<file path="flow/config.mk">
export PLATFORM = sky130hd
export DESIGN_NAME = iir_variable_filter
export DESIGN_NICKNAME = iir_variable_filter
export VERILOG_FILES = /design/flow/design.v
export SDC_FILE = /design/flow/constraint.sdc
export NUM_CORES = 4
export LEC_CHECK = 0
export CAP_MARGIN = 20
export CORE_MARGIN = 2
export CORE_UTILIZATION = 70
export HOLD_SLACK_MARGIN = -0.09
export SLEW_MARGIN = 20
</file>
<file path="flow/constraint.sdc">
create_clock -name core_clock -period 13.0 [get_ports {clk}]
set_input_delay 2.6000 -clock core_clock [delete_from_list [all_inputs] [get_ports {clk}]]
set_output_delay 2.6000 -clock core_clock [all_outputs]
set_load 0.01 [all_outputs]
</file>
<file path="flow/design.v">
module coeff_selector #(
    parameter TAP_WIDTH      = 32,
    parameter FF_TAP_COUNT   = 4,
    parameter FB_TAP_COUNT   = 3,
    parameter NUM_LP_FILTERS   = 20
)
(
    input  logic [8:0]           filter_index,   
    output logic [FF_TAP_COUNT*TAP_WIDTH-1:0]   B_flat,        
    output logic [FB_TAP_COUNT*TAP_WIDTH-1:0]   A_flat         
);
    logic signed [TAP_WIDTH-1:0] mem [0:NUM_LP_FILTERS*2*FF_TAP_COUNT-1];
    initial begin
        mem[0*8+0*4+0] = 2;
        mem[0*8+0*4+1] = 6;
        mem[0*8+0*4+2] = 6;
        mem[0*8+0*4+3] = 2;
        mem[0*8+1*4+0] = -22432;
        mem[0*8+1*4+1] = 20560;
        mem[0*8+1*4+2] = -6303;
        mem[0*8+1*4+3] = 0;
        mem[1*8+0*4+0] = 14;
        mem[1*8+0*4+1] = 43;
        mem[1*8+0*4+2] = 43;
        mem[1*8+0*4+3] = 14;
        mem[1*8+1*4+0] = -20298;
        mem[1*8+1*4+1] = 17066;
        mem[1*8+1*4+2] = -4845;
        mem[1*8+1*4+3] = 0;
        mem[2*8+0*4+0] = 43;
        mem[2*8+0*4+1] = 130;
        mem[2*8+0*4+2] = 130;
        mem[2*8+0*4+3] = 43;
        mem[2*8+1*4+0] = -18179;
        mem[2*8+1*4+1] = 14050;
        mem[2*8+1*4+2] = -3715;
        mem[2*8+1*4+3] = 0;
        mem[3*8+0*4+0] = 92;
        mem[3*8+0*4+1] = 278;
        mem[3*8+0*4+2] = 278;
        mem[3*8+0*4+3] = 92;
        mem[3*8+1*4+0] = -16080;
        mem[3*8+1*4+1] = 11468;
        mem[3*8+1*4+2] = -2837;
        mem[3*8+1*4+3] = 0;
        mem[4*8+0*4+0] = 164;
        mem[4*8+0*4+1] = 493;
        mem[4*8+0*4+2] = 493;
        mem[4*8+0*4+3] = 164;
        mem[4*8+1*4+0] = -14004;
        mem[4*8+1*4+1] = 9282;
        mem[4*8+1*4+2] = -2154;
        mem[4*8+1*4+3] = 0;
        mem[5*8+0*4+0] = 259;
        mem[5*8+0*4+1] = 778;
        mem[5*8+0*4+2] = 778;
        mem[5*8+0*4+3] = 259;
        mem[5*8+1*4+0] = -11952;
        mem[5*8+1*4+1] = 7457;
        mem[5*8+1*4+2] = -1620;
        mem[5*8+1*4+3] = 0;
        mem[6*8+0*4+0] = 378;
        mem[6*8+0*4+1] = 1136;
        mem[6*8+0*4+2] = 1136;
        mem[6*8+0*4+3] = 378;
        mem[6*8+1*4+0] = -9922;
        mem[6*8+1*4+1] = 5962;
        mem[6*8+1*4+2] = -1201;
        mem[6*8+1*4+3] = 0;
        mem[7*8+0*4+0] = 523;
        mem[7*8+0*4+1] = 1569;
        mem[7*8+0*4+2] = 1569;
        mem[7*8+0*4+3] = 523;
        mem[7*8+1*4+0] = -7911;
        mem[7*8+1*4+1] = 4773;
        mem[7*8+1*4+2] = -868;
        mem[7*8+1*4+3] = 0;
        mem[8*8+0*4+0] = 692;
        mem[8*8+0*4+1] = 2078;
        mem[8*8+0*4+2] = 2078;
        mem[8*8+0*4+3] = 692;
        mem[8*8+1*4+0] = -5918;
        mem[8*8+1*4+1] = 3868;
        mem[8*8+1*4+2] = -599;
        mem[8*8+1*4+3] = 0;
        mem[9*8+0*4+0] = 888;
        mem[9*8+0*4+1] = 2666;
        mem[9*8+0*4+2] = 2666;
        mem[9*8+0*4+3] = 888;
        mem[9*8+1*4+0] = -3937;
        mem[9*8+1*4+1] = 3232;
        mem[9*8+1*4+2] = -376;
        mem[9*8+1*4+3] = 0;
        mem[10*8+0*4+0] = 1112;
        mem[10*8+0*4+1] = 3337;
        mem[10*8+0*4+2] = 3337;
        mem[10*8+0*4+3] = 1112;
        mem[10*8+1*4+0] = -1966;
        mem[10*8+1*4+1] = 2855;
        mem[10*8+1*4+2] = -181;
        mem[10*8+1*4+3] = 0;
        mem[11*8+0*4+0] = 1365;
        mem[11*8+0*4+1] = 4095;
        mem[11*8+0*4+2] = 4095;
        mem[11*8+0*4+3] = 1365;
        mem[11*8+1*4+0] = -0;
        mem[11*8+1*4+1] = 2730;
        mem[11*8+1*4+2] = -0;
        mem[11*8+1*4+3] = 0;
        mem[12*8+0*4+0] = 1649;
        mem[12*8+0*4+1] = 4948;
        mem[12*8+0*4+2] = 4948;
        mem[12*8+0*4+3] = 1649;
        mem[12*8+1*4+0] = 1966;
        mem[12*8+1*4+1] = 2855;
        mem[12*8+1*4+2] = 181;
        mem[12*8+1*4+3] = 0;
        mem[13*8+0*4+0] = 1967;
        mem[13*8+0*4+1] = 5901;
        mem[13*8+0*4+2] = 5901;
        mem[13*8+0*4+3] = 1967;
        mem[13*8+1*4+0] = 3937;
        mem[13*8+1*4+1] = 3232;
        mem[13*8+1*4+2] = 376;
        mem[13*8+1*4+3] = 0;
        mem[14*8+0*4+0] = 2322;
        mem[14*8+0*4+1] = 6966;
        mem[14*8+0*4+2] = 6966;
        mem[14*8+0*4+3] = 2322;
        mem[14*8+1*4+0] = 5918;
        mem[14*8+1*4+1] = 3868;
        mem[14*8+1*4+2] = 599;
        mem[14*8+1*4+3] = 0;
        mem[15*8+0*4+0] = 2718;
        mem[15*8+0*4+1] = 8154;
        mem[15*8+0*4+2] = 8154;
        mem[15*8+0*4+3] = 2718;
        mem[15*8+1*4+0] = 7911;
        mem[15*8+1*4+1] = 4773;
        mem[15*8+1*4+2] = 868;
        mem[15*8+1*4+3] = 0;
        mem[16*8+0*4+0] = 3159;
        mem[16*8+0*4+1] = 9479;
        mem[16*8+0*4+2] = 9479;
        mem[16*8+0*4+3] = 3159;
        mem[16*8+1*4+0] = 9922;
        mem[16*8+1*4+1] = 5962;
        mem[16*8+1*4+2] = 1201;
        mem[16*8+1*4+3] = 0;
        mem[17*8+0*4+0] = 3652;
        mem[17*8+0*4+1] = 10958;
        mem[17*8+0*4+2] = 10958;
        mem[17*8+0*4+3] = 3652;
        mem[17*8+1*4+0] = 11952;
        mem[17*8+1*4+1] = 7457;
        mem[17*8+1*4+2] = 1620;
        mem[17*8+1*4+3] = 0;
        mem[18*8+0*4+0] = 4204;
        mem[18*8+0*4+1] = 12612;
        mem[18*8+0*4+2] = 12612;
        mem[18*8+0*4+3] = 4204;
        mem[18*8+1*4+0] = 14004;
        mem[18*8+1*4+1] = 9282;
        mem[18*8+1*4+2] = 2154;
        mem[18*8+1*4+3] = 0;
        mem[19*8+0*4+0] = 4822;
        mem[19*8+0*4+1] = 14467;
        mem[19*8+0*4+2] = 14467;
        mem[19*8+0*4+3] = 4822;
        mem[19*8+1*4+0] = 16080;
        mem[19*8+1*4+1] = 11468;
        mem[19*8+1*4+2] = 2837;
        mem[19*8+1*4+3] = 0;
    end
    always_comb begin
        B_flat = '0;
        A_flat = '0;
        if (filter_index < NUM_LP_FILTERS) begin
            B_flat[0*TAP_WIDTH +: TAP_WIDTH] = mem[filter_index*8+0*4+0];
            B_flat[1*TAP_WIDTH +: TAP_WIDTH] = mem[filter_index*8+0*4+1];
            B_flat[2*TAP_WIDTH +: TAP_WIDTH] = mem[filter_index*8+0*4+2];
            B_flat[3*TAP_WIDTH +: TAP_WIDTH] = mem[filter_index*8+0*4+3];
            A_flat[0*TAP_WIDTH +: TAP_WIDTH] = mem[filter_index*8+1*4+0];
            A_flat[1*TAP_WIDTH +: TAP_WIDTH] = mem[filter_index*8+1*4+1];
            A_flat[2*TAP_WIDTH +: TAP_WIDTH] = mem[filter_index*8+1*4+2];
        end
    end
endmodule
module iir_filter 
#(
    parameter DATA_IN_WIDTH  = 16,
    parameter DATA_OUT_WIDTH = 32,
    parameter TAP_WIDTH      = 16,
    parameter FF_TAP_COUNT   = 4,
    parameter FB_TAP_COUNT   = 3
)
(
    input  wire                               clk,
    input  wire                               reset_n,
    input  wire   signed [DATA_IN_WIDTH-1:0]  data_in,
    output wire    signed [DATA_OUT_WIDTH-1:0] data_out,
    input  wire   [FF_TAP_COUNT*TAP_WIDTH-1:0] B_flat,
    input  wire   [FB_TAP_COUNT*TAP_WIDTH-1:0] A_flat
);
    reg signed [DATA_IN_WIDTH-1:0] x_delay [0:FF_TAP_COUNT-2];
    reg signed [DATA_OUT_WIDTH-1:0] y_delay [0:FF_TAP_COUNT-2];
    wire signed [DATA_OUT_WIDTH-1:0] w_product_a [0:FB_TAP_COUNT-1];
    wire signed [DATA_OUT_WIDTH-1:0] w_product_b [0:FF_TAP_COUNT-1];
    integer i, j;
    wire signed [DATA_OUT_WIDTH-1:0] sum;
    reg signed [DATA_IN_WIDTH-1:0] r_x;
    reg signed [DATA_OUT_WIDTH-1:0] data_out_reg;
    wire signed [TAP_WIDTH-1:0] B [0:FF_TAP_COUNT-1] ;
    wire signed [TAP_WIDTH-1:0] A [0:FB_TAP_COUNT-1] ;
    generate
        genvar k;
        for (k = 0; k < FF_TAP_COUNT; k = k + 1) begin : b_unpack
            assign B[k] = B_flat[k*TAP_WIDTH +: TAP_WIDTH];
        end
        for (k = 0; k < FB_TAP_COUNT; k = k + 1) begin : a_unpack
            assign A[k] = A_flat[k*TAP_WIDTH +: TAP_WIDTH];
        end
    endgenerate
    always @(posedge clk or negedge reset_n) begin
        if (!reset_n) begin
            for (i = 0; i < FF_TAP_COUNT-1; i = i + 1)
                x_delay[i] <= 0;
            for (j = 0; j < FF_TAP_COUNT-1; j = j + 1)
                y_delay[j] <= 0;
            r_x <= 0;
            data_out_reg <= 0;
        end else begin
            r_x <= data_in;
            for (i = 1; i < FF_TAP_COUNT-1; i = i + 1)
                x_delay[i] <= x_delay[i-1];
            x_delay[0] <= r_x;
            for (j = 1; j < FF_TAP_COUNT-1; j = j + 1)
                y_delay[j] <= y_delay[j-1];
            y_delay[0] <= sum >>> TAP_WIDTH-3;
            data_out_reg <= sum >>> TAP_WIDTH-3;
        end
    end
    generate
		 genvar o;
		 for (o = 0; o < FB_TAP_COUNT; o = o + 1) begin : a_loop
		 assign w_product_a[o] = (-(A[o]) * y_delay[o]);
		 end
    endgenerate
    generate
		 genvar c;
		 for (c = 1; c < FF_TAP_COUNT; c = c + 1) begin : b_loop
		 assign w_product_b[c] = B[c] * x_delay[c-1];
		 end
    endgenerate
    assign w_product_b[0] = B[0] * r_x;
    wire signed [DATA_OUT_WIDTH-1:0] sum_a = w_product_a[0]+w_product_a[1]+w_product_a[2];
    wire signed [DATA_OUT_WIDTH-1:0] sum_b = w_product_b[0]+w_product_b[1]+w_product_b[2]+w_product_b[3];
    assign sum = sum_a + sum_b;
    assign data_out = data_out_reg;
endmodule
module iir_variable_filter
#(
    parameter DATA_IN_WIDTH  = 16,
    parameter DATA_OUT_WIDTH = 32,
    parameter TAP_WIDTH      = 16,
    parameter FF_TAP_COUNT   = 4,
    parameter FB_TAP_COUNT   = 3,
    parameter NUM_LP_FILTERS = 20
)
(
    input  wire                               clk,
    input  wire                               reset_n,
    input  wire        [8:0]                  filter_index,
    input  wire signed [DATA_IN_WIDTH-1:0]    data_in,
    output wire signed [DATA_OUT_WIDTH-1:0]   data_out
);
    wire [FF_TAP_COUNT*TAP_WIDTH-1:0] B_flat;
    wire [FB_TAP_COUNT*TAP_WIDTH-1:0] A_flat;
    coeff_selector #(
        .TAP_WIDTH(TAP_WIDTH),
        .FF_TAP_COUNT(FF_TAP_COUNT),
        .FB_TAP_COUNT(FB_TAP_COUNT),
        .NUM_LP_FILTERS(NUM_LP_FILTERS)
    ) coeff_sel (
        .filter_index(filter_index),
        .B_flat(B_flat),
        .A_flat(A_flat)
    );
    iir_filter #(
        .DATA_IN_WIDTH(DATA_IN_WIDTH),
        .DATA_OUT_WIDTH(DATA_OUT_WIDTH),
        .TAP_WIDTH(TAP_WIDTH),
        .FF_TAP_COUNT(FF_TAP_COUNT),
        .FB_TAP_COUNT(FB_TAP_COUNT)
    ) IIR (
        .clk(clk),
        .reset_n(reset_n),
        .data_in(data_in),
        .data_out(data_out),
        .B_flat(B_flat),
        .A_flat(A_flat)
    );
endmodule
</file>
<file path="flow/run.sh">
#!/bin/bash
# the make line also repeats each setting of config.mk as NAME=value (left out here)
make -C /OpenROAD-flow-scripts/flow DESIGN_CONFIG=/design/flow/config.mk WORK_HOME=/design/flow/orfs CLKGATE_MAP_FILE= finish
</file>
==> flow_summary.ini, run 1 <==
; flow metrics
[worst_setup_path]
worst_r2r_path_depth = 29
path_common_cell = fa_1
start_kind = input pin
cpPeakStageDelay_ps = 690
crit_start = filter_index[0]
slowest_stage = fa_2
r2r_setup_slack_ps = 2740
timing.rr.end = IIR.y_delay[0][17]$_DFF_PN0_
timing.rr.start = IIR.x_delay[0][11]$_DFF_PN0_
crit_type = input pin to flip-flop
arrival_ps = 13830
worst-path-stages = 46
required_ps = 13430
cp_top_family = adder cells
timing.critical_path.buf_inv = 13
endpoint = IIR.y_delay[0][17]$_DFF_PN0_
path_max_fanout = 6
end_kind = flip-flop

[min_path]
hold_depth = 0
hold_class = flip-flop to flip-flop
min_to = IIR.y_delay[2][4]$_DFF_PN0_
min_from = IIR.y_delay[1][4]$_DFF_PN0_

[final_timing]
fin_setup_tns_ps = -915
period_needed_ps = 13410
fin_crit_sh_pct = 103
setup_slack_ps = -409
fin_skew_ps = 15.6
drv_slew = 0
clock.fmax_mhz = 74.6
relSlewSlack_pct = 15.4
hold_viol = 0
rsz0062_at_grt = true
finalSetupViolations = 3
worst_slew_pin_slew_ps = 1270

[synth]
yosys_warnings = 4
synthAdderAreaFrac_pct = 63.6
ys_top_logic_family = adder cells
synthFlopType = dfrtp_1
yosysTopAreaCellShare_pct = 53.8
yosys_cells = 8032
ys_seq_share_pct = 4.06
ys_sh_mux_pct = 0.102
synthDistinctLibCells = 84
ys_chip_area_mm2 = 0.0746
simple_gate_area_share_pct = 14.7
synth_top_cell_by_area = fa_1
ys_sh_aoi_pct = 1.76
top_cells_by_count = 2336 x inv_1, 2006 x fa_1, 1114 x nand2_1
fp_nets = 10600
xor_share_pct = 1.94
synth_area_mm2 = 0.0746
most_common_cell = inv_1
syn-instance-count = 8032
top_cells_by_area = fa_1 54%, inv_1 12%, ha_1 9.7%
synthArstFlopShare_pct = 100
avgSynthCellArea_um2 = 9.29
ys_ff = 121
edf_count = 0

[cells_and_area]
final_nets = 11100
fillCellCount = 6762
area_delta_synth_final_pct = 12.2

[place]
port_buffers = 58
gp_congestion = 1.05
dp_hpwl_mm = 207

[outcome]
status = complete, but fails checks
failed_checks = setup timing

[global_route]
grt-ovfl-total = 0
antenna_found_initial = 7
use_met2_pct = 74.4
grt_pass1_wl_mm = 385
grt_max_degree = 73
met3_usage_pct = 14.4
grt_pass1_vias = 65300
grt_use_total_pct = 48.9
use_met1_pct = 58.3
busiest_layer = met2

[detailed_routing]
drc = 0
vias = 57500
final_antenna_net_count = 0
drt_iter0_markers = 5518
viasPerCell = 5.82
drt_first_pass_iters = 8
wl_per_cell_um = 25.6
drt-total-wl_mm = 253

[clocking]
cts_sinks = 121
htree_levels = 4
cts_root_buf = clkbuf_16
cts_tree = yes
path_clk_slew_ps = 70
clock_latency_ps = 550
numCtsBuffers = 17
cts_buffer_depth = 2

[die]
rows = 119
pin_count = 59
die_y_um = 330
fp-utilization_pct = 70.7
dieArea_mm2 = 0.109
fp.coreArea_mm2 = 0.106
die_w_um = 330

[flow_run]
drv_cap = 0
openroad.warnings = 51
routing by layer:
metal | routed length [um] | up-vias
met1 | 84500 | 29200
met5 | 57 | -
met3 | 28600 | 1222
met2 | 114000 | 3672
met4 | 25900 | 8
li1 | - | 23400
cell type report:
cell class                      instances  area, um2  share of cell area (%)
Inverter                             2338       8790                    10.5
Antenna cell                            2       5.00                 0.00598
Tap cell                             1391       1740                    2.08
Clock buffer                           20        457                   0.546
Sequential cell                       121       3030                    3.63
Clock inverter                         12        141                   0.169
Timing Repair Buffer                  810       7100                    8.49
Multi-Input combinational cell       5187      62400                    74.6
repair_timing:
action                                  CTS  global route
cloned                                    2             2
resized                                 163            75
pin swaps                               106            73
hold buffers                              0             0
endpoints found under the setup margin   15            12
setup buffers                            51            26
stage by stage:
step | setup WS, ps | std cells | utilization, % | instance area (um2) | hold WS (ps)
global placement | -1530 | 9770 | 77.2 | 81500 | 358
floorplan | -323 | 8032 | - | 75000 | 352
finish | -409 | 9881 | 79.3 | 83700 | 379
global route | -649 | 9879 | 79.3 | 83700 | 397
detailed placement | -1630 | 9770 | 77.2 | 81500 | 363
CTS | -251 | 9854 | 78.8 | 83200 | 381
==> run 2, diff against run 1 <==
CORE_MARGIN = 6   (was 2)
CORE_UTILIZATION = 72   (was 70)
CTS_CLUSTER_DIAMETER = 36   (was not set)
CTS_CLUSTER_SIZE = 37   (was not set)
GPL_TIMING_DRIVEN = 1   (was not set)
HOLD_SLACK_MARGIN = 0.24   (was -0.09)
MAX_ROUTING_LAYER = met4   (was not set)
MIN_ROUTING_LAYER = met1   (was not set)
PLACE_DENSITY = 0.64   (was not set)
SETUP_SLACK_MARGIN = 2.12   (was not set)
SLEW_MARGIN = 5   (was 20)
TNS_END_PERCENT = 25   (was not set)
clock period = 10.8 ns   (was 13.0 ns; I/O delays follow)
==> run 2 against run 1 <==
- still fails the layout checks on setup timing
- flip-flop count unchanged
- die size increased by 2.1%
- global-route usage increased by 1.7 points
- sequential share of layout area about the same
- non-clock buffer count increased by 39
- count of clock-buffer cells in the layout unchanged
- synthesized cell count unchanged
- critical path depth increased by 1
- clock skew increased by 7.2 ps
- critical path type unchanged
- highest routed layer is now met4
==> flow_summary.ini, run 2 <==
; flow metrics
[worst_setup_path]
path_max_fanout = 40
required_ps = 11230
timing.critical_path.buf_inv = 21
timing.rr.start = IIR.x_delay[0][7]$_DFF_PN0_
slowest_stage = fa_1
path_common_cell = fa_1
worst_r2r_path_depth = 39
timing.rr.end = IIR.y_delay[0][15]$_DFF_PN0_
crit_start = filter_index[0]
worst-path-stages = 47
r2r_setup_slack_ps = 120
arrival_ps = 13700
end_kind = flip-flop
crit_type = input pin to flip-flop
endpoint = IIR.y_delay[0][15]$_DFF_PN0_
start_kind = input pin
cp_top_family = adder cells
cpPeakStageDelay_ps = 550

[detailed_routing]
vias = 60300
drt_first_pass_iters = 8
wl_per_cell_um = 27.1
drt-total-wl_mm = 269
drc = 0
viasPerCell = 6.08
final_antenna_net_count = 0
drt_iter0_markers = 6847

[synth]
synthArstFlopShare_pct = 100
avgSynthCellArea_um2 = 9.29
yosysTopAreaCellShare_pct = 53.8
top_cells_by_count = 2336 x inv_1, 2006 x fa_1, 1114 x nand2_1
ys_top_logic_family = adder cells
synthAdderAreaFrac_pct = 63.6
ys_sh_mux_pct = 0.102
ys_ff = 121
xor_share_pct = 1.94
syn-instance-count = 8032
yosys_warnings = 4
top_cells_by_area = fa_1 54%, inv_1 12%, ha_1 9.7%
edf_count = 0
simple_gate_area_share_pct = 14.7
yosys_cells = 8032
ys_sh_aoi_pct = 1.76
ys_chip_area_mm2 = 0.0746
ys_seq_share_pct = 4.06
most_common_cell = inv_1
synthFlopType = dfrtp_1
fp_nets = 10600
synth_area_mm2 = 0.0746
synthDistinctLibCells = 84
synth_top_cell_by_area = fa_1

[cells_and_area]
comb_area_mm2 = 0.0626
final_nets = 11100
fillCellCount = 5731
area_delta_synth_final_pct = 12.8
seqCellArea_mm2 = 0.00303

[die]
pin_count = 59
dieArea_mm2 = 0.112
die_y_um = 334
rows = 117
fp.coreArea_mm2 = 0.102
die_w_um = 334
fp-utilization_pct = 73.0

[final_timing]
hold_viol = 0
clock.fmax_mhz = 75.4
fin_setup_tns_ps = -26370
fin_skew_ps = 22.7
fin_crit_sh_pct = 123
finalSetupViolations = 19
period_needed_ps = 13270
holdWs_ps = 637
worst_slew_pin_slew_ps = 1200
drv_slew = 0
setup_slack_ps = -2470
rsz0062_at_grt = true
relSlewSlack_pct = 19.9

[global_route]
grt_pass1_wl_mm = 405
grt-ovfl-total = 0
grt_max_degree = 69
grt_pass1_vias = 68800
grt_use_total_pct = 50.6
antenna_found_initial = 19

[clocking]
clock_latency_ps = 560
path_clk_slew_ps = 90
numCtsBuffers = 17
cts_tree = yes
cts_sinks = 121
cts_buffer_depth = 2
htree_levels = 4
cts_root_buf = clkbuf_16

[min_path]
hold_depth = 1
hold_class = flip-flop to flip-flop
min_from = IIR.x_delay[1][14]$_DFF_PN0_
min_to = IIR.x_delay[2][14]$_DFF_PN0_

[outcome]
failed_checks = setup timing
status = complete, but fails checks

[place]
gp_congestion = 1.07
dp_hpwl_mm = 217
port_buffers = 58

[flow_run]
drv_cap = 0
openroad.warnings = 51
==> run 2: layout make-up <==
| type | count | area share [%] |
|---|---|---|
| antenna | 16 | 0.0476 |
| timing repair buffer | 849 | 8.87 |
| clock buffer | 20 | 0.543 |
| multi-input combinational | 5185 | 74.3 |
| inverter | 2338 | 10.4 |
| tap | 1368 | 2.03 |
| sequential | 121 | 3.60 |
| clock inverter | 12 | 0.149 |
==> run 2: timing repair <==
| action | in CTS | in global routing |
|---|---|---|
| buffers inserted | 60 | 8 |
| resized | 195 | 72 |
| endpoints found under the setup margin | 19 | 19 |
| hold buffers | 0 | 0 |
| pin swaps | 131 | 67 |
| gates cloned | 0 | 2 |
==> run 2: through the flow <==
stage          instance area [um2]  setup WS [ps]  util (%)  std cells
3_5_place_dp                 81900          -3680      80.1       9791
3_3_place_gp                 81800          -3250      80.1       9790
6_report                     84200          -2470      82.4       9909
5_1_grt                      84200          -2580      82.4       9906
2_1_floorplan                75000          -2080         -       8032
4_1_cts                      83800          -2060      82.0       9883
==> run 2: layer usage <==
metal / vias to the layer above / track usage, % / part of all wire [%] / routed length (um)
met4: 0 / 40.8 / 12 / 31000
met5: - / - / 0 / 0
met2: 5043 / 75.8 / 45 / 120000
met3: 1822 / 15.1 / 13 / 34000
li1: 23400 / - / - / -
met1: 30000 / 56.5 / 31 / 83400
==> run 3, diff against run 2 <==
ABC_AREA = 1   (was not set)
CORE_ASPECT_RATIO = 0.5   (was not set)
CORE_MARGIN = 2   (was 6)
CTS_CLUSTER_DIAMETER = 306   (was 36)
CTS_CLUSTER_SIZE = not set   (was 37)
HOLD_SLACK_MARGIN = not set   (was 0.24)
PLACE_DENSITY = not set   (was 0.64)
PLACE_DENSITY_LB_ADDON = 0.0   (was not set)
SETUP_SLACK_MARGIN = -0.66   (was 2.12)
SLEW_MARGIN = 30   (was 5)
clock period = 8.36 ns   (was 10.8 ns; I/O delays follow)
==> run 3 against run 2 <==
- the flow now stops in global routing (5_1_grt)
- area after synthesis fell by 0.62%
- synthesized cell count rose by 7.3%
- die size fell by 5.2%
==> flow_summary.ini, run 3 <==
; flow metrics
[outcome]
status = did not finish
failed_stage = global routing (5_1_grt)
stop_error = [ERROR GRT-0232] Routing congestion too high. Check the congestion heatmap in the GUI.

[clocking]
ctsHoldBuffers = 0
cts_root_buf = clkbuf_16
numCtsBuffers = 17
htree_levels = 4
cts_buffer_depth = 2
cts_sinks = 121

[synth]
yosys_cells = 8616
ys_sh_mux_pct = 0
avgSynthCellArea_um2 = 8.61
synthArstFlopShare_pct = 100
ys_ff = 121
top_cells_by_area = fa_1 54%, inv_1 13%, ha_1 9.8%
synth_top_cell_by_area = fa_1
ys_seq_share_pct = 4.08
fp_nets = 11200
xor_share_pct = 0.839
edf_count = 0
yosys_warnings = 4
yosysTopAreaCellShare_pct = 54.2
synthAdderAreaFrac_pct = 64.0
ys_chip_area_mm2 = 0.0742
syn-instance-count = 8616
synth_area_mm2 = 0.0742
simple_gate_area_share_pct = 14.7
top_cells_by_count = 2638 x inv_1, 2006 x fa_1, 1503 x nand2_1
ys_sh_aoi_pct = 0.857
ys_top_logic_family = adder cells
synthFlopType = dfrtp_1
most_common_cell = inv_1
synthDistinctLibCells = 53

[place]
placed_area_mm2 = 0.0855
gp_congestion = 1.18
placed_cells = 10900
port_buffers = 58
post-place-ws_ps = -4650
dp_hpwl_mm = 267

[die]
die_w_um = 458
rows = 83
fp-utilization_pct = 72.5
dieArea_mm2 = 0.106
fp.coreArea_mm2 = 0.102
pin_count = 59
die_y_um = 231

[global_route]
grt_use_total_pct = 71.3
grt-ovfl-total = 96
==> run 3: repair_timing <==
item                                    CTS
gates resized                           116
gates cloned                              0
setup buffers                            28
endpoints found under the setup margin   19
endpoints found under the hold margin     0
pin swaps                                84
==> run 3: through the flow <==
step                      utilization, %
after floorplan                        -
after global placement              83.6
after detailed placement            83.6
after CTS                           84.8
==> run 3: routing by layer <==
| layer | global-route usage, % | overflow |
|---|---|---|
| met4 | 51.7 | 42 |
| met3 | 53.9 | 6 |
| met1 | 79.2 | 4 |
| met2 | 85.0 | 44 |
| met5 | - | - |
==> run 4, diff against run 3 <==
ABC_AREA = not set   (was 1)
CORE_ASPECT_RATIO = not set   (was 0.5)
CORE_MARGIN = 6   (was 2)
CORE_UTILIZATION = 65   (was 72)
CTS_CLUSTER_DIAMETER = not set   (was 306)
HOLD_SLACK_MARGIN = 0.24   (was not set)
SETUP_SLACK_MARGIN = 2.12   (was -0.66)
SLEW_MARGIN = 5   (was 30)
clock period = 11.5 ns   (was 8.36 ns; I/O delays follow)
==> run 4 against run 3 <==
- the layout now fails its checks (setup timing)
- synthesized cell count fell by 6.8%
- area after synthesis rose by 0.63%
- die size grew 16%
==> flow_summary.ini, run 4 <==
; flow metrics
[final_timing]
relSlewSlack_pct = 18.4
finalSetupViolations = 19
fin_crit_sh_pct = 112
holdWs_ps = 564
clock.fmax_mhz = 77.7
setup_slack_ps = -1370
drv_slew = 0
fin_skew_ps = 11.0
rsz0062_at_grt = true
worst_slew_pin_slew_ps = 1220
hold_viol = 0
period_needed_ps = 12870

[synth]
ys_sh_mux_pct = 0.102
edf_count = 0
avgSynthCellArea_um2 = 9.29
yosysTopAreaCellShare_pct = 53.8
simple_gate_area_share_pct = 14.7
xor_share_pct = 1.94
syn-instance-count = 8032
synthFlopType = dfrtp_1
most_common_cell = inv_1
fp_nets = 10600
ys_seq_share_pct = 4.06
ys_sh_aoi_pct = 1.76
top_cells_by_area = fa_1 54%, inv_1 12%, ha_1 9.7%
synth_top_cell_by_area = fa_1
top_cells_by_count = 2336 x inv_1, 2006 x fa_1, 1114 x nand2_1
yosys_warnings = 4
yosys_cells = 8032
ys_top_logic_family = adder cells
synthArstFlopShare_pct = 100
synthDistinctLibCells = 84
ys_chip_area_mm2 = 0.0746
synth_area_mm2 = 0.0746
synthAdderAreaFrac_pct = 63.6
ys_ff = 121

[worst_setup_path]
worst-path-stages = 47
cp_top_family = adder cells
path_max_fanout = 9
required_ps = 11920
path_common_cell = fa_1
arrival_ps = 13300
end_kind = flip-flop
worst_r2r_path_depth = 33
timing.rr.start = IIR.y_delay[1][5]$_DFF_PN0_
crit_start = filter_index[0]
endpoint = IIR.y_delay[0][18]$_DFF_PN0_
slowest_stage = fa_2
crit_type = input pin to flip-flop
cpPeakStageDelay_ps = 560
timing.rr.end = IIR.y_delay[0][18]$_DFF_PN0_
start_kind = input pin
r2r_setup_slack_ps = 1420
timing.critical_path.buf_inv = 13

[die]
fp.coreArea_mm2 = 0.113
dieArea_mm2 = 0.123
pin_count = 59
rows = 123
die_y_um = 351
die_w_um = 351
fp-utilization_pct = 66.0

[detailed_routing]
vias = 56400
drc = 0
final_antenna_net_count = 0
drt-total-wl_mm = 244
wl_per_cell_um = 24.5
viasPerCell = 5.65
drt_iter0_markers = 4646
drt_first_pass_iters = 8

[clocking]
cts_sinks = 121
cts_buffer_depth = 2
htree_levels = 4
cts_root_buf = clkbuf_16
cts_tree = yes
numCtsBuffers = 17
clock_latency_ps = 550
path_clk_slew_ps = 70

[place]
post-place-ws_ps = -2770
dp_hpwl_mm = 210
placed_area_mm2 = 0.0819
gp_congestion = 1.04
port_buffers = 58

[flow_run]
openroad.warnings = 49
drv_cap = 0

[min_path]
hold_depth = 1
min_to = IIR.y_delay[1][7]$_DFF_PN0_
min_from = IIR.y_delay[0][7]$_DFF_PN0_
hold_class = flip-flop to flip-flop

[cells_and_area]
area_delta_synth_final_pct = 12.4
comb_area_mm2 = 0.0625
final_nets = 11100
finish.utilization_pct = 74.2
seqCellArea_mm2 = 0.00303
fillCellCount = 8306
stdcell_area_mm2 = 0.0839

[global_route]
grt_max_degree = 73
grt_pass1_wl_mm = 378
grt_use_total_pct = 42.7
antenna_found_initial = 7
grt_pass1_vias = 63800
grt-ovfl-total = 0

[outcome]
failed_checks = setup timing
status = complete, but fails checks
-- run 4: repair_timing --
action	CTS	global route
setup endpoints to repair	19	19
hold buffers	0	0
buffers inserted	42	10
pin swaps	117	73
gates resized	193	46
cloned	1	0
-- run 4: routing by layer --
metal,vias to the layer above,global-route usage [%],wire [um]
met5,-,-,0
met4,0,26.5,21000
li1,23300,-,-
met2,3081,66.2,114000
met3,885,7.56,21600
met1,29100,52.7,88300
-- run 4: layout make-up --
| cell class | instances | share of cell area (%) |
|---|---|---|
| diodes | 7 | 0.0209 |
| clock buffers | 19 | 0.540 |
| clock inverters | 13 | 0.143 |
| inverters | 2338 | 10.5 |
| multi-input cells | 5186 | 74.5 |
| flip-flops and latches | 121 | 3.61 |
| well taps | 1500 | 2.24 |
| repair buffers | 808 | 8.45 |
-- run 4: per-stage QoR --
| stage | std cells | setup TNS [ps] |
|---|---|---|
| detailed placement | 9900 | -39030 |
| CTS | 9975 | -11400 |
| finish | 9992 | -14190 |
| global route | 9986 | -19050 |
| floorplan | 8032 | -12000 |
| global placement | 9900 | -36940 |
==> run 5, diff against run 4 <==
CORE_UTILIZATION = 72   (was 65)
CTS_CLUSTER_DIAMETER = 36   (was not set)
CTS_CLUSTER_SIZE = 37   (was not set)
HOLD_SLACK_MARGIN = -0.09   (was 0.24)
PLACE_DENSITY = 0.64   (was not set)
PLACE_DENSITY_LB_ADDON = not set   (was 0.0)
TNS_END_PERCENT = 70   (was 25)
clock period = 10.6 ns   (was 11.5 ns; I/O delays follow)
==> run 5 against run 4 <==
- critical endpoint unchanged
- worst hold slack got worse by 110 ps
- via count grew 3.4%
- count of clock-buffer cells in the layout increased by 2
- flip-flop count unchanged
- critical path depth fell by 2
- global-route usage up 4.8 points
- still fails the layout checks on setup timing
- synthesized cell count did not move
==> flow_summary.ini, run 5 <==
; flow metrics
[place]
port_buffers = 58
dp_hpwl_mm = 211
gp_congestion = 1.09
placed_area_mm2 = 0.0818

[worst_setup_path]
timing.rr.start = IIR.y_delay[1][1]$_DFF_PN0_
start_kind = input pin
timing.critical_path.buf_inv = 17
path_common_cell = fa_1
crit_type = input pin to flip-flop
timing.rr.end = IIR.y_delay[0][18]$_DFF_PN0_
end_kind = flip-flop
cpPeakStageDelay_ps = 590
slowest_stage = or4_4
required_ps = 11040
arrival_ps = 13210
worst_r2r_path_depth = 34
endpoint = IIR.y_delay[0][18]$_DFF_PN0_
path_max_fanout = 8
cp_top_family = adder cells
crit_start = filter_index[6]
r2r_setup_slack_ps = 430
worst-path-stages = 45

[synth]
ys_chip_area_mm2 = 0.0746
yosys_warnings = 4
top_cells_by_area = fa_1 54%, inv_1 12%, ha_1 9.7%
ys_top_logic_family = adder cells
fp_nets = 10600
synth_area_mm2 = 0.0746
synthAdderAreaFrac_pct = 63.6
yosys_cells = 8032
simple_gate_area_share_pct = 14.7
edf_count = 0
ys_ff = 121
ys_sh_mux_pct = 0.102
synth_top_cell_by_area = fa_1
synthFlopType = dfrtp_1
top_cells_by_count = 2336 x inv_1, 2006 x fa_1, 1114 x nand2_1
yosysTopAreaCellShare_pct = 53.8
avgSynthCellArea_um2 = 9.29
synthArstFlopShare_pct = 100
ys_sh_aoi_pct = 1.76
xor_share_pct = 1.94
synthDistinctLibCells = 84
most_common_cell = inv_1
ys_seq_share_pct = 4.06
syn-instance-count = 8032

[clocking]
cts_buffer_depth = 2
cts_tree = yes
ctsHoldBuffers = 0
path_clk_slew_ps = 80
cts_sinks = 121
cts_root_buf = clkbuf_16
htree_levels = 4
clock_latency_ps = 560
numCtsBuffers = 17

[cells_and_area]
stdcell_area_mm2 = 0.0838
comb_area_mm2 = 0.0625
final_nets = 11100
area_delta_synth_final_pct = 12.4
fillCellCount = 6081
seqCellArea_mm2 = 0.00303
finish.utilization_pct = 82.0

[die]
pin_count = 59
rows = 117
die_y_um = 334
fp-utilization_pct = 73.0
fp.coreArea_mm2 = 0.102
dieArea_mm2 = 0.112
die_w_um = 334

[final_timing]
rsz0062_at_grt = true
relSlewSlack_pct = 17.1
fin_crit_sh_pct = 121
hold_viol = 0
period_needed_ps = 12780
worst_slew_pin_slew_ps = 1240
fin_skew_ps = 17.7
drv_slew = 0
setup_slack_ps = -2180
finalSetupViolations = 19
clock.fmax_mhz = 78.3

[min_path]
min_from = IIR.y_delay[0][13]$_DFF_PN0_
min_to = IIR.y_delay[1][13]$_DFF_PN0_
hold_depth = 0
hold_class = flip-flop to flip-flop

[detailed_routing]
final_antenna_net_count = 0
drt_iter0_markers = 5745
drt_first_pass_iters = 6
wl_per_cell_um = 25.2
drt-total-wl_mm = 250
vias = 58300
viasPerCell = 5.89
drc = 0

[global_route]
grt_pass1_vias = 66500
antenna_found_initial = 5
grt_pass1_wl_mm = 384
grt_use_total_pct = 47.5
grt_max_degree = 54
grt-ovfl-total = 0

[flow_run]
drv_cap = 0
openroad.warnings = 51

[outcome]
failed_checks = setup timing
status = complete, but fails checks
run 5: metrics by stage:
step / cells / setup WS [ps] / hold WS (ps) / setup TNS (ps)
floorplan: 8032 / -2240 / 352 / -25050
global placement: 9796 / -3360 / 433 / -47180
detailed placement: 9796 / -3470 / 435 / -49330
CTS: 9873 / -2020 / 449 / -23810
global route: 9890 / -2400 / 441 / -32020
finish: 9895 / -2180 / 452 / -27840
run 5: cell type report:
type	count	share of cell area, %
diodes	10	0.0298
clock buffers	21	0.549
clock inverters	10	0.143
inverters	2338	10.5
multi-input cells	5186	74.5
flip-flops and latches	121	3.61
well taps	1368	2.04
repair buffers	841	8.64
run 5: what timing repair did:
action / 4_1_cts / 5_1_grt
cloned: 2 / 0
endpoints found under the setup margin: 19 / 19
buffers inserted: 44 / 12
pin swaps: 95 / 43
resized: 171 / 58
run 5: metal layers:
metal	vias to the layer above	part of all wire [%]	global-route usage, %
li1	23400	-	-
met1	29500	33	55.7
met2	4010	45	71.6
met3	1383	11	12.1
met4	0	10	34.9
met5	-	0	-
==> run 6, diff against run 5 <==
ABC_AREA = 1   (was not set)
CORE_MARGIN = 2   (was 6)
CORE_UTILIZATION = 64   (was 72)
CTS_CLUSTER_DIAMETER = 182   (was 36)
CTS_CLUSTER_SIZE = 95   (was 37)
GPL_TIMING_DRIVEN = not set   (was 1)
HOLD_SLACK_MARGIN = not set   (was -0.09)
MAX_ROUTING_LAYER = not set   (was met4)
MIN_ROUTING_LAYER = not set   (was met1)
PLACE_DENSITY = not set   (was 0.64)
SETUP_SLACK_MARGIN = not set   (was 2.12)
SLEW_MARGIN = 20   (was 5)
TNS_END_PERCENT = not set   (was 70)
clock period = 3.36 ns   (was 10.6 ns; I/O delays follow)
==> run 6 against run 5 <==
- flip-flop count unchanged
- clock skew grew 8.1 ps
- cell area increased by 5.2%
- sequential share of layout area down 0.18 points
- setup slack lost 5100 ps
- global-route usage up 2.5 points
- die size up 6.4%
- area after synthesis fell by 0.62%
- synthesized cell count up 7.3%
- via count grew 8.3%
- critical endpoint unchanged
- critical path depth rose by 4
- critical path type unchanged
- still fails the layout checks on setup timing
==> flow_summary.ini, run 6 <==
; flow metrics
[outcome]
status = complete, but fails checks
failed_checks = setup timing

[worst_setup_path]
endpoint = IIR.y_delay[0][18]$_DFF_PN0_
required_ps = 3810
r2r_setup_slack_ps = -6030
start_kind = input pin
path_common_cell = fa_1
worst_r2r_path_depth = 32
timing.rr.start = IIR.y_delay[1][4]$_DFF_PN0_
timing.rr.end = IIR.y_delay[0][15]$_DFF_PN0_
slowest_stage = fa_1
path_max_fanout = 7
crit_type = input pin to flip-flop
timing.critical_path.buf_inv = 19
cp_top_family = adder cells
arrival_ps = 11100
worst-path-stages = 49
cpPeakStageDelay_ps = 620
end_kind = flip-flop
crit_start = filter_index[4]

[detailed_routing]
viasPerCell = 5.65
final_antenna_net_count = 0
drt_iter0_markers = 6898
vias = 63200
drt_first_pass_iters = 8
drc = 0
drt-total-wl_mm = 285
wl_per_cell_um = 25.5

[synth]
ys_top_logic_family = adder cells
yosysTopAreaCellShare_pct = 54.2
xor_share_pct = 0.839
synthDistinctLibCells = 53
fp_nets = 11200
ys_chip_area_mm2 = 0.0742
ys_ff = 121
yosys_warnings = 4
synthFlopType = dfrtp_1
avgSynthCellArea_um2 = 8.61
top_cells_by_area = fa_1 54%, inv_1 13%, ha_1 9.8%
synth_area_mm2 = 0.0742
synthArstFlopShare_pct = 100
ys_seq_share_pct = 4.08
edf_count = 0
synth_top_cell_by_area = fa_1
ys_sh_mux_pct = 0
simple_gate_area_share_pct = 14.7
top_cells_by_count = 2638 x inv_1, 2006 x fa_1, 1503 x nand2_1
syn-instance-count = 8616
ys_sh_aoi_pct = 0.857
yosys_cells = 8616
most_common_cell = inv_1
synthAdderAreaFrac_pct = 64.0

[global_route]
grt_max_degree = 39
grt_use_total_pct = 50.0
grt_pass1_wl_mm = 420
antenna_found_initial = 17
grt_pass1_vias = 69300
grt-ovfl-total = 0

[die]
dieArea_mm2 = 0.119
die_y_um = 344
fp-utilization_pct = 64.7
rows = 124
fp.coreArea_mm2 = 0.115
pin_count = 59
die_w_um = 344

[cells_and_area]
finish.utilization_pct = 76.9
fillCellCount = 8086
area_delta_synth_final_pct = 18.9
final_nets = 12300

[place]
dp_hpwl_mm = 249
port_buffers = 58
post-place-ws_ps = -8660
gp_congestion = 1.15

[final_timing]
hold_viol = 0
setup_slack_ps = -7290
holdWs_ps = 89.3
fin_setup_tns_ps = -131750
worst_slew_pin_slew_ps = 632
fin_crit_sh_pct = 317
rsz0062_at_grt = true
fin_skew_ps = 25.8
drv_slew = 0
finalSetupViolations = 19
relSlewSlack_pct = 57.9
clock.fmax_mhz = 93.9
period_needed_ps = 10650

[clocking]
cts_buffer_depth = 2
cts_sinks = 121
cts_tree = yes
clock_latency_ps = 570
cts_root_buf = clkbuf_16
htree_levels = 4
path_clk_slew_ps = 70
numCtsBuffers = 17

[min_path]
hold_class = input pin to asynchronous set/reset pin

[flow_run]
openroad.warnings = 51
drv_cap = 0
==> run 6: per-stage QoR <==
stage | cells | cell area (um2)
finish | 11200 | 88200
global route | 11200 | 88200
CTS | 11100 | 87200
detailed placement | 11000 | 85500
global placement | 11000 | 85500
floorplan | 8616 | 74500
==> run 6: per-layer routing <==
metal	GRT usage, %	share of wire (%)
met1	58.2	32
met2	75.6	44
met3	17.3	13
met4	40.3	10
met5	0	0.035
==> run 6: layout make-up <==
type	count	area (um2)	area share, %
inverter	2692	10200	11.5
clock buffer	18	439	0.498
timing repair buffer	1324	11400	13.0
timing repair inverter	1	7.51	0.00851
clock inverter	14	196	0.223
antenna	9	22.5	0.0255
sequential	121	3030	3.43
multi-input combinational	5484	61000	69.2
tap	1512	1890	2.15
==> run 6: what timing repair did <==
action                                  in CTS  in global routing
pin swaps                                  136                165
gates cloned                                 3                  1
hold buffers                                 0                  0
buffers inserted                            48                 45
endpoints found under the setup margin      19                 19
gates resized                              204                202
==> run 7, diff against run 6 <==
ABC_AREA = not set   (was 1)
CORE_ASPECT_RATIO = 1.01   (was not set)
CORE_UTILIZATION = 16   (was 64)
CTS_CLUSTER_DIAMETER = 172   (was 182)
CTS_CLUSTER_SIZE = not set   (was 95)
MIN_ROUTING_LAYER = met2   (was not set)
SETUP_SLACK_MARGIN = 4.32   (was not set)
TNS_END_PERCENT = 90   (was not set)
clock period = 23.3 ns   (was 3.36 ns; I/O delays follow)
==> run 7 against run 6 <==
- now clean on timing, DRC and antenna
- area after synthesis rose by 0.63%
- first-iteration DRC count is 67% higher
- global-route usage is 33 points lower
==> flow_summary.ini, run 7 <==
; flow metrics
[worst_setup_path]
cp_top_family = adder cells
path_common_cell = fa_1
r2r_setup_slack_ps = 12240
timing.critical_path.buf_inv = 9
required_ps = 23760
timing.rr.end = IIR.y_delay[0][18]$_DFF_PN0_
arrival_ps = 18790
cpPeakStageDelay_ps = 590
worst_r2r_path_depth = 34
worst-path-stages = 42
crit_start = filter_index[0]
endpoint = IIR.y_delay[0][18]$_DFF_PN0_
timing.rr.start = IIR.x_delay[0][15]$_DFF_PN0_
slowest_stage = clkdlybuf4s50_1
end_kind = flip-flop
crit_type = input pin to flip-flop
start_kind = input pin
path_max_fanout = 19

[clocking]
cts_sinks = 121
cts_root_buf = clkbuf_16
cts_buffer_depth = 3
cts_setup_buffers = 0
cts_tree = yes
htree_levels = 4
path_clk_slew_ps = 80
numCtsBuffers = 25
clock_latency_ps = 610
ctsHoldBuffers = 0

[synth]
top_cells_by_count = 2336 x inv_1, 2006 x fa_1, 1114 x nand2_1
yosysTopAreaCellShare_pct = 53.8
ys_sh_aoi_pct = 1.76
syn-instance-count = 8032
yosys_warnings = 4
ys_chip_area_mm2 = 0.0746
avgSynthCellArea_um2 = 9.29
synthDistinctLibCells = 84
most_common_cell = inv_1
yosys_cells = 8032
synthAdderAreaFrac_pct = 63.6
simple_gate_area_share_pct = 14.7
synth_top_cell_by_area = fa_1
ys_top_logic_family = adder cells
synthFlopType = dfrtp_1
ys_ff = 121
ys_seq_share_pct = 4.06
xor_share_pct = 1.94
top_cells_by_area = fa_1 54%, inv_1 12%, ha_1 9.7%
synthArstFlopShare_pct = 100
synth_area_mm2 = 0.0746
edf_count = 0
ys_sh_mux_pct = 0.102
fp_nets = 10600

[detailed_routing]
drt_first_pass_iters = 8
final_antenna_net_count = 0
vias = 70800
drt-total-wl_mm = 260
drc = 0
wl_per_cell_um = 18.3
viasPerCell = 4.98
drt_iter0_markers = 11500

[final_timing]
setup_slack_ps = 4970
fin_crit_sh_pct = 78.7
hold_viol = 0
period_needed_ps = 18330
relSlewSlack_pct = 23.4
worst_slew_pin_slew_ps = 1150
drv_slew = 0
clock.fmax_mhz = 54.5
finalSetupViolations = 0
fin_setup_tns_ps = 0
fin_skew_ps = 44.3
rsz0062_at_grt = false

[die]
die_y_um = 690
fp-utilization_pct = 16.0
die_w_um = 684
fp.coreArea_mm2 = 0.465
pin_count = 59
dieArea_mm2 = 0.472
rows = 252

[cells_and_area]
area_delta_synth_final_pct = 12.4
fillCellCount = 52100
finish.utilization_pct = 18.0
seqCellArea_mm2 = 0.00303
comb_area_mm2 = 0.0616
final_nets = 10500

[global_route]
grt_max_degree = 59
grt_use_total_pct = 16.8
grt_pass1_wl_mm = 392
grt_pass1_vias = 86300
antenna_found_initial = 20
grt-ovfl-total = 0

[flow_run]
drv_cap = 0
openroad.warnings = 49

[min_path]
hold_class = flip-flop to flip-flop
min_to = IIR.y_delay[1][6]$_DFF_PN0_
min_from = IIR.y_delay[0][6]$_DFF_PN0_
hold_depth = 0

[place]
port_buffers = 58
dp_hpwl_mm = 204
gp_congestion = 0.973
post-place-ws_ps = 3920

[outcome]
status = finished clean
## run 7: per-layer routing
metal  GRT usage (%)  wire length [um]
met1               -                 0
met2            18.6            120000
met3            23.4            112000
met4            2.94             22300
met5            12.3              6600
## run 7: area by class of cell
| cell class | instances | share of cell area, % |
|---|---|---|
| diodes | 103 | 0.307 |
| clock buffers | 29 | 0.800 |
| clock inverters | 4 | 0.0283 |
| inverters | 2338 | 10.5 |
| multi-input cells | 5186 | 73.4 |
| flip-flops and latches | 121 | 3.61 |
| well taps | 6223 | 9.28 |
| repair buffers | 217 | 2.11 |
## run 7: repair_timing
action                                 4_1_cts  5_1_grt
setup endpoints to repair                    0        4
endpoints found under the hold margin        0        0
gates resized                                0       17
## run 7: metrics by stage
step	std cells	cell area (um2)	hold slack, ps
floorplan	8032	74600	352
global route	14200	83700	402
detailed placement	14100	82800	369
CTS	14100	83500	383
finish	14200	83900	390
global placement	14100	82800	360
==> run 8, diff against run 7 <==
CORE_ASPECT_RATIO = not set   (was 1.01)
CORE_MARGIN = 6   (was 2)
CORE_UTILIZATION = 72   (was 16)
CTS_CLUSTER_DIAMETER = 206   (was 172)
CTS_CLUSTER_SIZE = 37   (was not set)
GPL_TIMING_DRIVEN = 1   (was not set)
HOLD_SLACK_MARGIN = 0.24   (was not set)
MAX_ROUTING_LAYER = met4   (was not set)
MIN_ROUTING_LAYER = met1   (was met2)
PLACE_DENSITY = 0.64   (was not set)
SETUP_SLACK_MARGIN = -0.63   (was 4.32)
SLEW_MARGIN = 5   (was 20)
TNS_END_PERCENT = 100   (was 90)
clock period = 7.48 ns   (was 23.3 ns; I/O delays follow)
==> run 8 against run 7 <==
- the layout now fails its checks (setup timing)
- area after synthesis unchanged
- via count down 17%
- register-to-register slack worse by 15000 ps
- setup slack worse by 9900 ps
- cell count down 29%
- non-clock buffer count up 822
- first-iteration DRC count down 51%
- clock skew down 24 ps
- critical path depth up 5
- synthesized cell count unchanged
- largest cell class unchanged
==> flow_summary.ini, run 8 <==
; flow metrics
[outcome]
failed_checks = setup timing
status = complete, but fails checks

[cells_and_area]
stdcell_area_mm2 = 0.0861
area_delta_synth_final_pct = 15.4
final_nets = 11300
layout.cells.non_filler = 10100
fillCellCount = 5829
finish.utilization_pct = 84.3

[clocking]
numCtsBuffers = 17
ctsHoldBuffers = 0
path_clk_slew_ps = 90
cts_sinks = 121
cts_tree = yes
cts_buffer_depth = 2
clock_latency_ps = 550
cts_root_buf = clkbuf_16
htree_levels = 4

[worst_setup_path]
worst_r2r_path_depth = 33
endpoint = IIR.y_delay[0][17]$_DFF_PN0_
r2r_setup_slack_ps = -2580
arrival_ps = 12810
slowest_stage = fa_1
required_ps = 7920
path_max_fanout = 15
path_common_cell = fa_1
timing.rr.start = IIR.x_delay[2][4]$_DFF_PN0_
start_kind = input pin
cpPeakStageDelay_ps = 570
timing.critical_path.buf_inv = 14
end_kind = flip-flop
timing.rr.end = IIR.y_delay[0][17]$_DFF_PN0_
cp_top_family = adder cells
crit_start = filter_index[3]
worst-path-stages = 47
crit_type = input pin to flip-flop

[final_timing]
worst_slew_pin_slew_ps = 1110
fin_skew_ps = 20.2
finalSetupViolations = 19
fin_crit_sh_pct = 165
hold_viol = 0
drv_slew = 0
relSlewSlack_pct = 26.1
setup_slack_ps = -4900
clock.fmax_mhz = 80.8
holdWs_ps = 582
rsz0062_at_grt = true
period_needed_ps = 12380

[detailed_routing]
drt_iter0_markers = 5664
vias = 58900
final_antenna_net_count = 0
viasPerCell = 5.83
drt-total-wl_mm = 250
wl_per_cell_um = 24.8
drt_first_pass_iters = 8
drc = 0

[die]
die_w_um = 334
fp.coreArea_mm2 = 0.102
pin_count = 59
fp-utilization_pct = 73.0
die_y_um = 334
rows = 117
dieArea_mm2 = 0.112

[synth]
synthFlopType = dfrtp_1
synth_top_cell_by_area = fa_1
yosys_warnings = 4
synthDistinctLibCells = 84
syn-instance-count = 8032
ys_sh_mux_pct = 0.102
avgSynthCellArea_um2 = 9.29
ys_chip_area_mm2 = 0.0746
synth_area_mm2 = 0.0746
xor_share_pct = 1.94
most_common_cell = inv_1
synthArstFlopShare_pct = 100
ys_sh_aoi_pct = 1.76
edf_count = 0
synthAdderAreaFrac_pct = 63.6
ys_ff = 121
yosysTopAreaCellShare_pct = 53.8
fp_nets = 10600
top_cells_by_area = fa_1 54%, inv_1 12%, ha_1 9.7%
top_cells_by_count = 2336 x inv_1, 2006 x fa_1, 1114 x nand2_1
yosys_cells = 8032
simple_gate_area_share_pct = 14.7
ys_seq_share_pct = 4.06
ys_top_logic_family = adder cells

[global_route]
grt_pass1_wl_mm = 387
grt_use_total_pct = 47.7
grt_max_degree = 59
antenna_found_initial = 8
grt-ovfl-total = 0
grt_pass1_vias = 66800

[min_path]
min_to = IIR.y_delay[2][4]$_DFF_PN0_
min_from = IIR.y_delay[1][4]$_DFF_PN0_
hold_depth = 1
hold_class = flip-flop to flip-flop

[place]
dp_hpwl_mm = 210
placed_cells = 9990
post-place-ws_ps = -5920
placed_area_mm2 = 0.0838
gp_congestion = 1.08
port_buffers = 58

[flow_run]
openroad.warnings = 51
drv_cap = 0
## run 8: routing by layer
metal	GRT usage (%)	wire, um
met5	-	0
met4	35.4	26700
met3	11.7	27600
met2	72.2	114000
met1	55.6	81800
## run 8: per-stage QoR
stage                     TNS (ps)
after global placement      -93930
final                       -78970
after detailed placement    -97130
after CTS                   -73980
after floorplan             -72440
after global routing        -84040
## run 8: cell type report
cell class,instances,area (um2),area share [%]
Sequential cell,121,3030,3.52
Inverter,2338,8790,10.2
Clock inverter,12,160,0.186
Clock buffer,20,467,0.542
Tap cell,1368,1710,1.99
Multi-Input combinational cell,5187,62600,72.7
Antenna cell,10,25.0,0.0291
Timing Repair Buffer,1039,9350,10.9
## run 8: repair_timing
action / CTS / global route
resized: 192 / 64
buffers inserted: 45 / 24
setup endpoints to repair: 19 / 19
pin swaps: 94 / 76
cloned: 4 / 0
endpoints found under the hold margin: 0 / 0
==> run 9, diff against run 8 <==
ABC_AREA = 1   (was not set)
CAP_MARGIN = 40   (was 20)
CORE_MARGIN = 2   (was 6)
CTS_CLUSTER_DIAMETER = 396   (was 206)
CTS_CLUSTER_SIZE = 13   (was 37)
GPL_TIMING_DRIVEN = not set   (was 1)
HOLD_SLACK_MARGIN = not set   (was 0.24)
MAX_ROUTING_LAYER = not set   (was met4)
MIN_ROUTING_LAYER = not set   (was met1)
PLACE_DENSITY = not set   (was 0.64)
PLACE_DENSITY_LB_ADDON = 0.15   (was not set)
SETUP_SLACK_MARGIN = 1.37   (was -0.63)
SLEW_MARGIN = 20   (was 5)
TNS_END_PERCENT = not set   (was 100)
clock period = 6.7 ns   (was 7.48 ns; I/O delays follow)
==> run 9 against run 8 <==
- still fails the layout checks on setup timing
- cell count rose by 9.3%
- synthesized cell count is 7.3% higher
- area after synthesis down 0.62%
- highest routed layer is now met5
- cell area rose by 1.9%
==> flow_summary.ini, run 9 <==
; flow metrics
[detailed_routing]
topRoutingLayerUsed = met5
drt-total-wl_mm = 309
viasPerCell = 6.22
dr_wl_met3_mm = 53.9
drc = 0
final_antenna_net_count = 0
routed-wl-met2_mm = 125
wl_per_cell_um = 28.0
vias = 68600
drt_first_pass_iters = 14
drt_iter0_markers = 10500
wl_met1_mm = 87.2

[die]
fp.coreArea_mm2 = 0.102
pin_count = 59
die_y_um = 325
rows = 117
dieArea_mm2 = 0.106
die_w_um = 325
fp-utilization_pct = 72.8

[clocking]
htree_levels = 4
cts_root_buf = clkbuf_16
ctsHoldBuffers = 0
numCtsBuffers = 17
cts_sinks = 121
cts_tree = yes
cts_buffer_depth = 2
clock_latency_ps = 560
path_clk_slew_ps = 90

[worst_setup_path]
path_max_fanout = 12
endpoint = IIR.y_delay[0][18]$_DFF_PN0_
timing.rr.start = IIR.y_delay[1][1]$_DFF_PN0_
end_kind = flip-flop
crit_type = input pin to flip-flop
worst_r2r_path_depth = 36
r2r_setup_slack_ps = -3440
slowest_stage = fa_1
path_common_cell = fa_1
cpPeakStageDelay_ps = 940
start_kind = input pin
timing.critical_path.buf_inv = 18
required_ps = 7150
crit_start = filter_index[5]
cp_top_family = adder cells
timing.rr.end = IIR.y_delay[0][18]$_DFF_PN0_
arrival_ps = 12700
worst-path-stages = 51

[global_route]
grt_pass1_vias = 74500
grt_pass1_wl_mm = 448
grt_max_degree = 58
antenna_found_initial = 34
grt-ovfl-total = 0
grt_use_total_pct = 59.2

[cells_and_area]
stdcell_area_mm2 = 0.0878
final_nets = 12200
finish.utilization_pct = 86.1
fillCellCount = 5213
area_delta_synth_final_pct = 18.3

[place]
port_buffers = 58
gp_congestion = 1.16
dp_hpwl_mm = 249
placed_area_mm2 = 0.0855

[flow_run]
drv_cap = 0
openroad.warnings = 50

[synth]
xor_share_pct = 0.839
ys_top_logic_family = adder cells
synthDistinctLibCells = 53
yosys_cells = 8616
ys_chip_area_mm2 = 0.0742
synthAdderAreaFrac_pct = 64.0
ys_sh_mux_pct = 0
synth_area_mm2 = 0.0742
synth_top_cell_by_area = fa_1
avgSynthCellArea_um2 = 8.61
ys_sh_aoi_pct = 0.857
synthFlopType = dfrtp_1
ys_seq_share_pct = 4.08
top_cells_by_area = fa_1 54%, inv_1 13%, ha_1 9.8%
top_cells_by_count = 2638 x inv_1, 2006 x fa_1, 1503 x nand2_1
fp_nets = 11200
yosys_warnings = 4
ys_ff = 121
simple_gate_area_share_pct = 14.7
yosysTopAreaCellShare_pct = 54.2
syn-instance-count = 8616
edf_count = 0
most_common_cell = inv_1
synthArstFlopShare_pct = 100

[final_timing]
clock.fmax_mhz = 81.7
period_needed_ps = 12250
finalSetupViolations = 19
rsz0062_at_grt = true
fin_crit_sh_pct = 183
setup_slack_ps = -5550
drv_slew = 0
fin_skew_ps = 29.5
relSlewSlack_pct = 30.7
hold_viol = 0
worst_slew_pin_slew_ps = 1040

[min_path]
min_to = IIR.x_delay[1][0]$_DFF_PN0_
min_from = IIR.x_delay[0][0]$_DFF_PN0_
hold_class = flip-flop to flip-flop
hold_depth = 0

[outcome]
failed_checks = setup timing
status = complete, but fails checks
## run 9: area by class of cell
cell class	count	area, um2	area share [%]
Clock buffer	18	439	0.500
Clock inverter	14	138	0.157
Multi-Input combinational cell	5484	60900	69.3
Antenna cell	32	80.1	0.0912
Timing Repair Buffer	1302	11400	12.9
Timing Repair inverter	1	5.00	0.00570
Tap cell	1368	1710	1.95
Inverter	2692	10100	11.6
Sequential cell	121	3030	3.45
## run 9: what timing repair did
action,CTS,global route
gates cloned,1,0
buffers inserted,43,18
pin swaps,135,128
endpoints found under the setup margin,19,19
gates resized,191,135
## run 9: stage by stage
stage,std cells,hold slack (ps),worst slack (ps),TNS [ps]
after floorplan,8616,352,-4710,-81130
after global placement,10900,390,-5690,-100640
after detailed placement,10900,392,-6160,-109360
after CTS,11000,471,-4700,-82860
after global routing,11000,482,-5640,-97520
final,11000,485,-5550,-93260
## run 9: routing by layer
layer | GRT usage, % | vias up
met4 | 57.4 | 36
li1 | - | 25900
met2 | 83.6 | 6897
met1 | 63.6 | 32700
met5 | 4.98 | -
met3 | 29.3 | 3049
